// cordic_sin_cos
module cordic_sin_cos(clk,rst,target_angle,x_res,y_res);
 input clk,rst;   
 input signed [19:0] target_angle;    
 output reg signed [19:0] x_res;  
 output reg signed [19:0] y_res;  
 wire signed [19:0] x_res_comb;  
 wire signed [19:0] y_res_comb;  
 reg signed [19:0] x [9:0];   
 reg signed [19:0] y [9:0];   
 wire signed[19:0] arc_tan [8:0];   
 reg  signed[19:0] z[8:0];   
 reg  d[8:0];  
 wire signed [19:0] target_angle_conv;   
 wire [2:0] quadrant_loc;  
 assign arc_tan[0] = {{6{1'b0}},10'b0000101101,4'b0000};    
 assign arc_tan[1] = {{6{1'b0}},10'b0000011010,4'b1001};    
 assign arc_tan[2] = {{6{1'b0}},10'b0000001110,4'b0000};    
 assign arc_tan[3] = {{6{1'b0}},10'b0000000111,4'b0010};    
 assign arc_tan[4] = {{6{1'b0}},10'b0000000011,4'b1001};    
 assign arc_tan[5] = {{6{1'b0}},10'b0000000001,4'b1100};    
 assign arc_tan[6] = {{6{1'b0}},10'b0000000000,4'b1110};    
 assign arc_tan[7] = {{6{1'b0}},10'b0000000000,4'b0111};    
 assign arc_tan[8] = {{6{1'b0}},10'b0000000000,4'b0011};    
 get_conv_target_angle conv_angle(.target_angle(target_angle),.target_angle_conv(target_angle_conv),.quadrant_loc(quadrant_loc));
 output_mapping out_map(.x(x[9][19:0]),.y(y[9][19:0]),.quadrant_loc(quadrant_loc),.x_res(x_res_comb),.y_res(y_res_comb));
 always@(posedge clk)
  begin
    if (rst == 0)
       begin
         x_res [19:0]     <= 20'b0;
         y_res [19:0]     <= 20'b0;  
       end 
  ...
Size in the first run: ~3600 cells after synthesis, roughly 40 flip-flops, roughly 62 I/O pins, about 23000 um2 of cells after synthesis.
clock: 14.2 ns
lec_check: 0
abc_area: 1
cap_margin: 20
core_margin: 2
core_utilization: 72
cts_cluster_diameter: 395
cts_cluster_size: 100
place_density_lb_addon: 0.04
setup_slack_margin: 1.01
slew_margin: 20
tns_end_percent: 5
run.sh (not shown) runs the stock make flow with config.mk's settings and CLKGATE_MAP_FILE=.
The starting point failed in detailed placement with DPL-0038.
Change:
==> flow/config.mk (replaced) <==
export PLATFORM = sky130hd
export DESIGN_NAME = cordic_sin_cos
export DESIGN_NICKNAME = cordic_sin_cos
export VERILOG_FILES = /design/flow/design.v
export SDC_FILE = /design/flow/constraint.sdc
export NUM_CORES = 4
export LEC_CHECK = 0
export CAP_MARGIN = 20
export CORE_MARGIN = 2
export CORE_UTILIZATION = 40
export GPL_TIMING_DRIVEN = 0
export SLEW_MARGIN = 20
export TNS_END_PERCENT = 5
==> flow/constraint.sdc (replaced) <==
create_clock -name core_clock -period 35.0 [get_ports {clk}]
set_input_delay 7.0000 -clock core_clock [delete_from_list [all_inputs] [get_ports {clk}]]
set_output_delay 7.0000 -clock core_clock [all_outputs]
set_load 0.01 [all_outputs]
=> With this change the flow finished with timing, DRC and antenna clean; synthesized cell count came out lower by roughly a tenth; die area came out higher by well over a third; area after synthesis came out lower slightly.
Change:
--- a/flow/config.mk
+++ b/flow/config.mk
@@ -9,4 +9,3 @@
 export CORE_MARGIN = 2
-export CORE_UTILIZATION = 40
-export GPL_TIMING_DRIVEN = 0
+export CORE_UTILIZATION = 58
 export SLEW_MARGIN = 20
==> flow/constraint.sdc (replaced) <==
create_clock -name core_clock -period 28.2 [get_ports {clk}]
set_input_delay 5.6400 -clock core_clock [delete_from_list [all_inputs] [get_ports {clk}]]
set_output_delay 5.6400 -clock core_clock [all_outputs]
set_load 0.01 [all_outputs]
After rerunning: The changed run did not get past global routing. Synthesized cell count is unchanged. Die area drops by 31%. Area after synthesis does not change.

---

cordic_sin_cos again, from the RTL that the note above started with.
Settings: LEC_CHECK=0, ABC_AREA=1, CAP_MARGIN=20, CORE_ASPECT_RATIO=0.69, CORE_MARGIN=2, CORE_UTILIZATION=72, CTS_CLUSTER_DIAMETER=395, CTS_CLUSTER_SIZE=100, PLACE_DENSITY_LB_ADDON=0.04, SETUP_SLACK_MARGIN=4.18, SLEW_MARGIN=20, TNS_END_PERCENT=5; clock period 14.2 ns.
The first run ended with an error in detailed placement (3_5_place_dp) on DPL-0038.
Edit:
Settings changed: CORE_ASPECT_RATIO 0.69 to not set, CTS_CLUSTER_DIAMETER 395 to 240, CTS_CLUSTER_SIZE 100 to 97, PLACE_DENSITY_LB_ADDON 0.04 to not set, SETUP_SLACK_MARGIN 4.18 to not set, TNS_END_PERCENT 5 to not set.
Clock period 14.2 ns to 41.1 ns, I/O delays scaled along.
This time the run ran to the end with no violations; area after synthesis stays the same; die size is about the same; synthesized cell count does not change.
Edit:
Settings changed: ABC_AREA 1 to not set, CORE_UTILIZATION 72 to 65, CTS_CLUSTER_DIAMETER 240 to not set, CTS_CLUSTER_SIZE 97 to not set.
Clock period 41.1 ns to 27.5 ns, I/O delays scaled along.
Result: The changed run failed in clock tree synthesis (4_1_cts) (DPL-0033); die area rises by about 9%; synthesized cell count falls by about 13%; synthesized area falls by about 1.1%.
Edit:
Clock period 27.5 ns to 28.2 ns, I/O delays scaled along.
This time the run died in global routing (5_1_grt) on GRT-0116; area after synthesis stays the same; synthesized cell count does not change; die area is unchanged.
Edit:
Settings changed: CORE_UTILIZATION 65 to 63.
Clock period 28.2 ns to 33.7 ns, I/O delays scaled along.
After rerunning:
- The new run finished clean
- area after synthesis stays the same
- die size went up by 3.1%
- synthesized cell count stays the same
Edit:
Settings changed: CORE_UTILIZATION 63 to 58, SETUP_SLACK_MARGIN set to 4.65.
Clock period 33.7 ns to 28.2 ns, I/O delays scaled along.
What happened: Now the flow aborted during global routing (5_1_grt). Die size goes up by a little under a tenth. Area after synthesis does not change. Synthesized cell count does not change.

---

cordic_sin_cos again, from the RTL that the note above started with.
Settings: LEC_CHECK=0, ABC_AREA=1, CAP_MARGIN=25, CELL_PAD_IN_SITES_DETAIL_PLACEMENT=2, CELL_PAD_IN_SITES_GLOBAL_PLACEMENT=2, CORE_ASPECT_RATIO=0.77, CORE_MARGIN=8, CORE_UTILIZATION=60, CTS_CLUSTER_DIAMETER=175, CTS_CLUSTER_SIZE=79, GPL_ROUTABILITY_DRIVEN=0, GPL_TIMING_DRIVEN=0, HOLD_SLACK_MARGIN=0.29, MAX_ROUTING_LAYER=met5, MIN_ROUTING_LAYER=met2, PLACE_DENSITY_LB_ADDON=0.21, SETUP_SLACK_MARGIN=5.0, SLEW_MARGIN=30, TNS_END_PERCENT=85; clock period 44.8 ns.
The starting point stopped in global placement without I/O (3_1_place_gp_skip_io) with FLW-0024.
Edit:
==> flow/config.mk (replaced) <==
export PLATFORM = sky130hd
export DESIGN_NAME = cordic_sin_cos
export DESIGN_NICKNAME = cordic_sin_cos
export VERILOG_FILES = /design/flow/design.v
export SDC_FILE = /design/flow/constraint.sdc
export NUM_CORES = 4
export LEC_CHECK = 0
export CAP_MARGIN = 35
export CELL_PAD_IN_SITES_DETAIL_PLACEMENT = 2
export CELL_PAD_IN_SITES_GLOBAL_PLACEMENT = 2
export CORE_MARGIN = 2
export CORE_UTILIZATION = 37
export CTS_CLUSTER_DIAMETER = 136
export GPL_TIMING_DRIVEN = 0
export MIN_ROUTING_LAYER = met2
export PLACE_DENSITY_LB_ADDON = 0.21
export SETUP_SLACK_MARGIN = 0.31
export SLEW_MARGIN = 30
export TNS_END_PERCENT = 80
Effect: The new run completed with no timing, DRC or antenna violations. Area after synthesis is lower by 1.1%. Die area is higher by 41%. Synthesized cell count is lower by 13%.
Edit:
==> flow/config.mk (replaced) <==
export PLATFORM = sky130hd
export DESIGN_NAME = cordic_sin_cos
export DESIGN_NICKNAME = cordic_sin_cos
export VERILOG_FILES = /design/flow/design.v
export SDC_FILE = /design/flow/constraint.sdc
export NUM_CORES = 4
export LEC_CHECK = 0
export CAP_MARGIN = 35
export CELL_PAD_IN_SITES_GLOBAL_PLACEMENT = 0
export CORE_MARGIN = 2
export CORE_UTILIZATION = 60
export CTS_CLUSTER_DIAMETER = 84
export PLACE_DENSITY_LB_ADDON = 0.0
export SETUP_SLACK_MARGIN = 0.31
export SLEW_MARGIN = 30
export TNS_END_PERCENT = 80
==> flow/constraint.sdc (replaced) <==
create_clock -name core_clock -period 34.9 [get_ports {clk}]
set_input_delay 6.9800 -clock core_clock [delete_from_list [all_inputs] [get_ports {clk}]]
set_output_delay 6.9800 -clock core_clock [all_outputs]
set_load 0.01 [all_outputs]
Result: Clock-buffer cell count drops by 1; non-clock buffer count shrinks by 47; global-route usage fell by 9.6 points; cell area falls slightly; via count drops by a quarter to a third; die area shrinks by well over a third; first-iteration DRC count is lower by well over a third; core utilization goes up by 25 points; critical path depth falls by 21.
Edit:
==> flow/config.mk (replaced) <==
export PLATFORM = sky130hd
export DESIGN_NAME = cordic_sin_cos
export DESIGN_NICKNAME = cordic_sin_cos
export VERILOG_FILES = /design/flow/design.v
export SDC_FILE = /design/flow/constraint.sdc
export NUM_CORES = 4
export LEC_CHECK = 0
export CAP_MARGIN = 0
export CORE_MARGIN = 2
export CORE_UTILIZATION = 72
export CTS_CLUSTER_SIZE = 80
export PLACE_DENSITY_LB_ADDON = 0.0
export SLEW_MARGIN = 30
export TNS_END_PERCENT = 5
==> flow/constraint.sdc (replaced) <==
create_clock -name core_clock -period 26.5 [get_ports {clk}]
set_input_delay 5.3000 -clock core_clock [delete_from_list [all_inputs] [get_ports {clk}]]
set_output_delay 5.3000 -clock core_clock [all_outputs]
set_load 0.01 [all_outputs]
Outcome: Now the flow did not get past detailed placement (3_5_place_dp) with DPL-0038. Die size falls by about a fifth. Area after synthesis does not change. Synthesized cell count stays the same.
Edit:
==> flow/config.mk (replaced) <==
export PLATFORM = sky130hd
export DESIGN_NAME = cordic_sin_cos
export DESIGN_NICKNAME = cordic_sin_cos
export VERILOG_FILES = /design/flow/design.v
export SDC_FILE = /design/flow/constraint.sdc
export NUM_CORES = 4
export LEC_CHECK = 0
export CAP_MARGIN = 20
export CORE_MARGIN = 2
export CORE_UTILIZATION = 65
export SETUP_SLACK_MARGIN = -2.0
export SLEW_MARGIN = 20
export TNS_END_PERCENT = 5
==> flow/constraint.sdc (replaced) <==
create_clock -name core_clock -period 30.6 [get_ports {clk}]
set_input_delay 6.1200 -clock core_clock [delete_from_list [all_inputs] [get_ports {clk}]]
set_output_delay 6.1200 -clock core_clock [all_outputs]
set_load 0.01 [all_outputs]
The new run finished but fails on negative setup slack.
Synthesized area stays the same.
Die area rose by 11%.
Synthesized cell count is unchanged.
